Setup of yarrow:
// syntropy_core
module syntropy_core #(
    parameter DATA_WIDTH = 16,
    parameter ADDR_WIDTH = 8,
    parameter THRESHOLD_DEFAULT = 16'hE666,   
    parameter LEARNING_RATE = 16'h0019,      
    parameter MAX_ITERATIONS = 8'd10
)(
    input wire clk,
    input wire rst_n,
    input wire [DATA_WIDTH-1:0] voltage_drift,     
    input wire [DATA_WIDTH-1:0] packet_loss,       
    input wire [DATA_WIDTH-1:0] temp_variance,     
    input wire [DATA_WIDTH-1:0] phase_jitter,      
    input wire [DATA_WIDTH-1:0] threshold,         
    input wire enable_learning,                    
    input wire mesh_broadcast_en,                  
    output reg stable,                             
    output reg [DATA_WIDTH-1:0] flux_value,        
    output reg [DATA_WIDTH-1:0] correction_vector,  
    output reg [DATA_WIDTH-1:0] optimized_params,  
    output reg learning_active,                    
    output reg mesh_broadcast_req,                 
    input wire [DATA_WIDTH-1:0] mesh_flux_in,      
    input wire [DATA_WIDTH-1:0] mesh_correction_in,  
    input wire mesh_valid_in,                      
    output reg [DATA_WIDTH-1:0] mesh_flux_out,     
    output reg [DATA_WIDTH-1:0] mesh_correction_out,  
    output reg mesh_valid_out,                     
    output reg [7:0] iteration_count,              
    output reg [3:0] state,                        
    output reg error_flag                          
);
  ...
Size in the first run: roughly 2,500 cells after synthesis, ~200 flip-flops, ~210 I/O pins, ~20,000 sq um of cells after synthesis.
export LEC_CHECK = 0
export ABC_AREA = 1
export CAP_MARGIN = 20
export CORE_ASPECT_RATIO = 0.9
export CORE_MARGIN = 2
export CORE_UTILIZATION = 58
export CTS_CLUSTER_DIAMETER = 323
export MAX_ROUTING_LAYER = met4
export SETUP_SLACK_MARGIN = 1.62
export SLEW_MARGIN = 20
export TNS_END_PERCENT = 5
create_clock -name core_clock -period 7.09 [get_ports {clk}]
run.sh (not shown) runs the stock make flow with config.mk's settings and CLKGATE_MAP_FILE=.
What the final checks of yarrow revealed, after a flow that finished every stage, was a layout that fails on setup timing.
The following lists how juniper was set up differently from yarrow:
- clearing ABC_AREA, which used to be 1
- clearing CTS_CLUSTER_DIAMETER, which used to be 323
- clearing MAX_ROUTING_LAYER, which used to be met4
- clearing CORE_ASPECT_RATIO, which used to be 0.9
- clearing SETUP_SLACK_MARGIN, which used to be 1.62
- swapping 7.09 for 10.1 in the clock period (ns, I/O delays scaled along)
## What came out
Non-clock buffer contribution to total cell area on juniper is down relative to yarrow.
Delta (juniper minus yarrow): post-synthesis to final-layout area growth down 16 points, chip area estimate from yosys synthesis down about 2.4%, total wire length after detailed routing down 30%.
Nothing crashed in juniper and all stages finished; the problem is that the final layout failed, the offending checks being setup timing.


== v4 ==
syntropy_core again, from the RTL that the note above started with.
==> flow/config.mk <==
export PLATFORM = sky130hd
export DESIGN_NAME = syntropy_core
export DESIGN_NICKNAME = syntropy_core
export VERILOG_FILES = /design/flow/design.v
export SDC_FILE = /design/flow/constraint.sdc
export NUM_CORES = 4
export LEC_CHECK = 0
export ABC_AREA = 1
export CAP_MARGIN = 20
export CORE_MARGIN = 2
export CORE_UTILIZATION = 69
export CTS_CLUSTER_DIAMETER = 275
export CTS_CLUSTER_SIZE = 99
export PLACE_DENSITY = 0.42
export SLEW_MARGIN = 20
export TNS_END_PERCENT = 10
==> flow/constraint.sdc <==
create_clock -name core_clock -period 6.89 [get_ports {clk}]
set_input_delay 1.3780 -clock core_clock [delete_from_list [all_inputs] [get_ports {clk}]]
set_output_delay 1.3780 -clock core_clock [all_outputs]
set_load 0.01 [all_outputs]
As the logs show, v4 stopped at global routing (5_1_grt) after a tool error, so it never reached the end of the flow.
The inputs of v33 differ from those of v4 as listed below.
- ABC_AREA removed (was 1)
- CORE_UTILIZATION changed from 69 to 55
- TNS_END_PERCENT removed (was 10)
- PLACE_DENSITY removed (was 0.42)
- CTS_CLUSTER_SIZE removed (was 99)
- CTS_CLUSTER_DIAMETER removed (was 275)
- SETUP_SLACK_MARGIN newly set to 2.25
- the clock period (ns, I/O delays scaled along) changed from 6.89 to 8.61
Notes after the runs:
- | v33 | all stages done | FAIL | negative setup slack |
- global routing (5_1_grt): v4 exited with error
- In the metrics for v4 and v33, the one carrying the higher total placed cells including tap cells is v4.
- In the flow results for v4 and v33, the net count of the mapped netlist is larger on v4.
- From v4 to v33 the numbers moved as follows: chip area in the Yosys report now smaller; core utilization at floorplan moved down; post-synthesis instance area saw a decrease.
- Die area (higher): v33
### v33 -> v41
- a change of SETUP_SLACK_MARGIN from 2.25 to 2.91
- a change of CORE_UTILIZATION from 55 to 70
- a change of the clock period (ns, I/O delays scaled along) from 8.61 to 10.5
Results
The flow ran to completion for all of v33 and v41 but v41, which stopped partway. Although it ran to completion, v33 produced a layout that fails the final checks because of negative setup slack. NOTE instance area after placement v33->v41 decreased by a few percent. The die of v41 is smaller than the one used in v33. Buffer count from post-CTS setup fixing for v41 is lower than for v33. v33 has higher post-detailed-placement half-perimeter wirelength than v41. Taking v41 as 1.0, v33 lands at 1.13 on horizontal die dimension.
#### Input delta (v3 over v41)
- SETUP_SLACK_MARGIN: 2.91 -> unset
- CTS_CLUSTER_SIZE: unset -> 37
- the clock period (ns, I/O delays scaled along): 10.5 -> 10.1
Notes after the runs:
- Summary — number of post-CTS setup repair buffers, v3 relative to v41: lower, by 9.1%.
- The flow ran to completion for all of v41 and v3 but v41, which stopped partway.
- [flow] v3 | stages: complete | final checks: fail | reason: negative setup slack
- v41 did not make it past global routing (5_1_grt), where a tool error ended it.
- Synthesized netlist cell count: v3 vs v41 identical
- Reported for v41 and v3, yosys stat chip area turned out identical to the last digit.
- v3 against v41: total cell area at the placement stage grew by 0.53%, routability congestion estimate from global placement shrank by 4.8%, worst slack at placement shrank by 0.54 ns, number of gates resized after CTS shrank by 45.
- Relative to v41, the number of buffers created by CTS measured on v3 has decreased by a few percent.
Setup changes, v3 to v10
- CORE_UTILIZATION: 70 -> 40
- CTS_CLUSTER_SIZE: 37 -> unset
- the clock period (ns, I/O delays scaled along): 10.1 -> 12.4
### Flow results
v10 finished every step from synthesis to the final layout, and the layout passed the timing, DRC and antenna checks.
Compare v10 and v3 | period utilization lower: v10
In v10 relative to v3, number of cells on the critical path had gone up by a few percent.
Compared with v3, in v10 routed wire length fell 40%; number of rows in the core area increased by 20 relative to the old numbers.
Taking v3 as the reference point, the number of standard cells in the layout, taps in and fillers out of v10 rises by 56.
v3 -> v10: synthesized area delta 0, exact match
Final area: v10 vs v3 down 9.7%
Inputs modified between v10 and v56:
- CTS_CLUSTER_SIZE: unset -> 42
- CORE_UTILIZATION: 40 -> 71
- the clock period (ns, I/O delays scaled along): 12.4 -> 10.5
Results
- Status for v10 and v56: clean finish in v10 only
- v56 leaves less setup margin than v10.
- Against v10, v56 reports a shortest clock period the worst path allows after layout that is higher.
- Peak fanout along the critical path in v56 is 1 lower than in v10
- Via count on v56 is up relative to v10.
- Starting DRC count in detailed routing in v56 is 380% higher than in v10


Starting RTL as in the previous note.
==> flow/design.v (excerpt) <==
module syntropy_core #(
    parameter DATA_WIDTH = 16,
    parameter ADDR_WIDTH = 8,
    parameter THRESHOLD_DEFAULT = 16'hE666,   
    parameter LEARNING_RATE = 16'h0019,      
    parameter MAX_ITERATIONS = 8'd10
)(
    input wire clk,
    input wire rst_n,
    input wire [DATA_WIDTH-1:0] voltage_drift,     
    input wire [DATA_WIDTH-1:0] packet_loss,       
    input wire [DATA_WIDTH-1:0] temp_variance,     
    input wire [DATA_WIDTH-1:0] phase_jitter,      
    input wire [DATA_WIDTH-1:0] threshold,         
    input wire enable_learning,                    
    input wire mesh_broadcast_en,                  
    output reg stable,                             
    output reg [DATA_WIDTH-1:0] flux_value,        
    output reg [DATA_WIDTH-1:0] correction_vector,  
    output reg [DATA_WIDTH-1:0] optimized_params,  
    output reg learning_active,                    
    output reg mesh_broadcast_req,                 
    input wire [DATA_WIDTH-1:0] mesh_flux_in,      
    input wire [DATA_WIDTH-1:0] mesh_correction_in,  
    input wire mesh_valid_in,                      
    output reg [DATA_WIDTH-1:0] mesh_flux_out,     
    output reg [DATA_WIDTH-1:0] mesh_correction_out,  
    output reg mesh_valid_out,                     
    output reg [7:0] iteration_count,              
    output reg [3:0] state,                        
    output reg error_flag                          
);
    localparam IDLE = 4'd0;
    localparam EVALUATE = 4'd1;
    localparam LEARN = 4'd2;
    localparam CORRECT = 4'd3;
    localparam BROADCAST = 4'd4;
    localparam ERROR = 4'd5;
    reg [DATA_WIDTH-1:0] flux_reg;
    reg [DATA_WIDTH-1:0] threshold_reg;
    reg [DATA_WIDTH-1:0] metrics [0:3];   
    reg [DATA_WIDTH-1:0] gradients [0:3];  
    reg [DATA_WIDTH-1:0] params [0:3];    
    reg [7:0] iter_count;
    reg [3:0] current_state;
    reg learning_en;
    reg mesh_en;
    wire [DATA_WIDTH-1:0] flux_calc;
  ...
make LEC_CHECK=0 CAP_MARGIN=20 CORE_MARGIN=2 CORE_UTILIZATION=71 MAX_ROUTING_LAYER=met4 SETUP_SLACK_MARGIN=2.96 SLEW_MARGIN=20 finish   # period 10.5 ns
The starting point aborted during 5_1_grt (GRT-0232).
Change:
ABC_AREA = 1   (was unset)
CORE_UTILIZATION = 70   (was 71)
MAX_ROUTING_LAYER = unset   (was met4)
SETUP_SLACK_MARGIN = unset   (was 2.96)
clock period = 12.1 ns   (was 10.5 ns; I/O delays follow)
The new run completed without violations.
Synthesized cell count went up by 19%.
Synthesized area climbs by 2.5%.
Die size came out higher by 3.8%.
Change:
ABC_AREA = unset   (was 1)
CORE_UTILIZATION = 40   (was 70)
clock period = 13.0 ns   (was 12.1 ns; I/O delays follow)
After rerunning: Final area goes down slightly; flip-flop count does not change; worst hold slack barely changes; final cell count drops by a few percent; global-route usage went down by 16 points; area after synthesis is lower by a few percent; sequential share of layout area barely changes; maximum frequency decreases by a little under a tenth; critical path depth is lower by 10; setup slack is better by 0.042 ns.
Change:
CORE_UTILIZATION = 71   (was 40)
SETUP_SLACK_MARGIN = 2.91   (was unset)
clock period = 10.5 ns   (was 13.0 ns; I/O delays follow)
After rerunning: Now the flow failed in 5_1_grt (GRT-0232); area after synthesis is unchanged; synthesized cell count stays the same; die area falls by about 43%.
Change:
CORE_UTILIZATION = 41   (was 71)
SETUP_SLACK_MARGIN = unset   (was 2.91)
clock period = 12.4 ns   (was 10.5 ns; I/O delays follow)
Outcome: The changed run completed with no timing, DRC or antenna violations; synthesized area stays the same; die size increases by well over a third; synthesized cell count is unchanged.


## delta
The RTL this note starts from:
==> flow/design.v <==
`timescale 1ns / 1ps
module syntropy_core #(
    parameter DATA_WIDTH = 16,
    parameter ADDR_WIDTH = 8,
    parameter THRESHOLD_DEFAULT = 16'hE666,   
    parameter LEARNING_RATE = 16'h0019,      
    parameter MAX_ITERATIONS = 8'd10
)(
    input wire clk,
    input wire rst_n,
    input wire [DATA_WIDTH-1:0] voltage_drift,     
    input wire [DATA_WIDTH-1:0] packet_loss,       
    input wire [DATA_WIDTH-1:0] temp_variance,     
    input wire [DATA_WIDTH-1:0] phase_jitter,      
    input wire [DATA_WIDTH-1:0] threshold,         
    input wire enable_learning,                    
    input wire mesh_broadcast_en,                  
    output reg stable,                             
    output reg [DATA_WIDTH-1:0] flux_value,        
    output reg [DATA_WIDTH-1:0] correction_vector,  
    output reg [DATA_WIDTH-1:0] optimized_params,  
    output reg learning_active,                    
    output reg mesh_broadcast_req,                 
    input wire [DATA_WIDTH-1:0] mesh_flux_in,      
    input wire [DATA_WIDTH-1:0] mesh_correction_in,  
    input wire mesh_valid_in,                      
    output reg [DATA_WIDTH-1:0] mesh_flux_out,     
    output reg [DATA_WIDTH-1:0] mesh_correction_out,  
    output reg mesh_valid_out,                     
    output reg [7:0] iteration_count,              
    output reg [3:0] state,                        
    output reg error_flag                          
);
    localparam IDLE = 4'd0;
    localparam EVALUATE = 4'd1;
    localparam LEARN = 4'd2;
    localparam CORRECT = 4'd3;
    localparam BROADCAST = 4'd4;
    localparam ERROR = 4'd5;
    reg [DATA_WIDTH-1:0] flux_reg;
    reg [DATA_WIDTH-1:0] threshold_reg;
    reg [DATA_WIDTH-1:0] metrics [0:3];   
    reg [DATA_WIDTH-1:0] gradients [0:3];  
    reg [DATA_WIDTH-1:0] params [0:3];    
    reg [7:0] iter_count;
    reg [3:0] current_state;
    reg learning_en;
    reg mesh_en;
    wire [DATA_WIDTH-1:0] flux_calc;
    wire signed [22:0] gradient_calc [0:3];
    wire signed [31:0] scaled_step [0:3];
    wire [DATA_WIDTH-1:0] param_update [0:3];
    wire signed [17:0] flux_error;
    localparam signed [31:0] LEARNING_RATE_S = LEARNING_RATE;
    wire overflow_flag;
    assign flux_calc = 16'h0100 - (voltage_drift + packet_loss + 
                                   (temp_variance >> 8) + phase_jitter);
    assign flux_error = $signed({2'b00, threshold_reg}) - $signed({2'b00, flux_reg});
    assign gradient_calc[0] = -2 * flux_error;  
    assign gradient_calc[1] = -2 * flux_error;  
    assign gradient_calc[2] = (-2 * flux_error) >>> 8;  
    assign gradient_calc[3] = -2 * flux_error;  
    assign scaled_step[0] = (LEARNING_RATE_S * gradient_calc[0]) >>> 8;
    assign scaled_step[1] = (LEARNING_RATE_S * gradient_calc[1]) >>> 8;
    assign scaled_step[2] = (LEARNING_RATE_S * gradient_calc[2]) >>> 8;
    assign scaled_step[3] = (LEARNING_RATE_S * gradient_calc[3]) >>> 8;
    assign param_update[0] = params[0] - scaled_step[0][DATA_WIDTH-1:0];
    assign param_update[1] = params[1] - scaled_step[1][DATA_WIDTH-1:0];
    assign param_update[2] = params[2] - scaled_step[2][DATA_WIDTH-1:0];
    assign param_update[3] = params[3] - scaled_step[3][DATA_WIDTH-1:0];
    assign overflow_flag = (flux_calc[15] == 1'b1) || 
                          (param_update[0][15] == 1'b1) ||
                          (param_update[1][15] == 1'b1) ||
                          (param_update[2][15] == 1'b1) ||
                          (param_update[3][15] == 1'b1);
    always @(posedge clk or negedge rst_n) begin
        if (!rst_n) begin
            stable <= 1'b0;
            flux_value <= 16'h0000;
            correction_vector <= 16'h0000;
            optimized_params <= 16'h0000;
            learning_active <= 1'b0;
            mesh_broadcast_req <= 1'b0;
            mesh_flux_out <= 16'h0000;
            mesh_correction_out <= 16'h0000;
            mesh_valid_out <= 1'b0;
            iteration_count <= 8'd0;
            state <= IDLE;
            error_flag <= 1'b0;
            params[0] <= 16'h0000;  
            params[1] <= 16'h0000;  
            params[2] <= 16'h0000;  
            params[3] <= 16'h0000;  
            threshold_reg <= THRESHOLD_DEFAULT;
            flux_reg <= 16'h0000;
            current_state <= IDLE;
            learning_en <= 1'b0;
            mesh_en <= 1'b0;
            iter_count <= 8'd0;
        end else begin
            threshold_reg <= threshold;
            learning_en <= enable_learning;
            mesh_en <= mesh_broadcast_en;
            metrics[0] <= voltage_drift;
            metrics[1] <= packet_loss;
            metrics[2] <= temp_variance;
            metrics[3] <= phase_jitter;
            case (current_state)
                IDLE: begin
                    stable <= 1'b0;
                    learning_active <= 1'b0;
                    mesh_broadcast_req <= 1'b0;
                    mesh_valid_out <= 1'b0;
                    error_flag <= 1'b0;
                    iter_count <= 8'd0;
                    if (overflow_flag) begin
                        current_state <= ERROR;
                    end else begin
                        current_state <= EVALUATE;
                    end
                end
                EVALUATE: begin
                    flux_reg <= flux_calc;
                    flux_value <= flux_calc;
                    if (flux_calc >= threshold_reg) begin
                        stable <= 1'b1;
                        correction_vector <= 16'h0000;
                        current_state <= IDLE;
                    end else begin
                        stable <= 1'b0;
                        correction_vector <= threshold_reg - flux_calc;
                        if (learning_en) begin
                            current_state <= LEARN;
                        end else begin
                            current_state <= CORRECT;
                        end
                    end
                end
                LEARN: begin
                    learning_active <= 1'b1;
                    if (iter_count < MAX_ITERATIONS) begin
                        gradients[0] <= gradient_calc[0];
                        gradients[1] <= gradient_calc[1];
                        gradients[2] <= gradient_calc[2];
                        gradients[3] <= gradient_calc[3];
                        params[0] <= param_update[0];
                        params[1] <= param_update[1];
                        params[2] <= param_update[2];
                        params[3] <= param_update[3];
                        iter_count <= iter_count + 1;
                        iteration_count <= iter_count + 1;
                        flux_reg <= 16'h0100 - (param_update[0] + param_update[1] + 
                                               (param_update[2] >> 8) + param_update[3]);
                    end else begin
                        learning_active <= 1'b0;
                        optimized_params <= params[0] + params[1] + params[2] + params[3];
                        current_state <= CORRECT;
                    end
                end
                CORRECT: begin
                    if (mesh_en && mesh_valid_in) begin
                        correction_vector <= mesh_correction_in;
                    end
                    current_state <= BROADCAST;
                end
                BROADCAST: begin
                    mesh_flux_out <= flux_reg;
                    mesh_correction_out <= correction_vector;
                    mesh_valid_out <= 1'b1;
                    mesh_broadcast_req <= 1'b1;
                    current_state <= IDLE;
                end
                ERROR: begin
                    error_flag <= 1'b1;
                    stable <= 1'b0;
                    learning_active <= 1'b0;
                    mesh_broadcast_req <= 1'b0;
                    mesh_valid_out <= 1'b0;
                end
                default: begin
                    current_state <= IDLE;
                end
            endcase
            state <= current_state;
        end
    end
    always @(posedge clk) begin
        if (mesh_valid_in && mesh_en) begin
        end
    end
endmodule
make LEC_CHECK=0 ABC_AREA=1 CAP_MARGIN=20 CELL_PAD_IN_SITES_GLOBAL_PLACEMENT=0 CORE_ASPECT_RATIO=0.91 CORE_MARGIN=2 CORE_UTILIZATION=72 CTS_CLUSTER_SIZE=87 GPL_TIMING_DRIVEN=1 MAX_ROUTING_LAYER=met4 PLACE_DENSITY=0.42 SLEW_MARGIN=30 finish   # period 9.08 ns
delta got as far as clock tree synthesis (4_1_cts), where a tool error ended the run.
## Diff of input files: tundra against delta
Settings: changing CORE_UTILIZATION from 72 to 71; removing CELL_PAD_IN_SITES_GLOBAL_PLACEMENT (formerly 0); changing CTS_CLUSTER_SIZE from 87 to 46; removing CORE_ASPECT_RATIO (formerly 0.91); removing ABC_AREA (formerly 1); changing PLACE_DENSITY from 0.42 to 0.95; changing SLEW_MARGIN from 30 to 20; removing GPL_TIMING_DRIVEN (formerly 1); changing the clock period (ns, I/O delays scaled along) from 9.08 to 10.5.
Notes after the runs:
- Status for tundra and delta: no clean run
- tundra never completed; the flow aborted with a tool error in global routing (5_1_grt).
- Summary: core box area, tundra better than delta
- tundra reports a lower overall die area than delta does.
- In the metrics for tundra and delta, the one carrying the lower worst slack at placement is tundra.
--- input diff tundra..cedar ---
Settings: changing CORE_UTILIZATION from 71 to 66; removing PLACE_DENSITY (formerly 0.95); removing CTS_CLUSTER_SIZE (formerly 46).
- From the logs: cedar reached the end of the flow and failed the layout checks with negative setup slack.
- Chip area (higher): cedar
- In the metrics for cedar and tundra, the one carrying the lower final weighted congestion in routability-driven placement is cedar.
- cedar — number of standard-cell rows in the floorplan about 3.3% higher, tundra as reference
Changes in harbor relative to cedar:
Settings: MAX_ROUTING_LAYER: met4 -> unset; PLACE_DENSITY: unset -> 0.95; CORE_UTILIZATION: 66 -> 72; CTS_CLUSTER_SIZE: unset -> 41.
## What came out
As for a clean layout from cedar and harbor, there is none. From the logs: cedar reached the end of the flow and failed the layout checks with negative setup slack. harbor vs cedar — effective utilization at floorplan rose 6.6 points. Die extent in x, cedar and harbor: lower on harbor. Diff harbor..cedar | number of flops mapped to enable cells by yosys | unchanged. Cell count after synthesis: cedar vs harbor identical. Re post-detailed-placement half-perimeter wirelength: harbor is 25% up on cedar. Delta (harbor minus cedar): core region area lost 9.0%; post-cts gate resize count now sits higher; overall chip area lower.
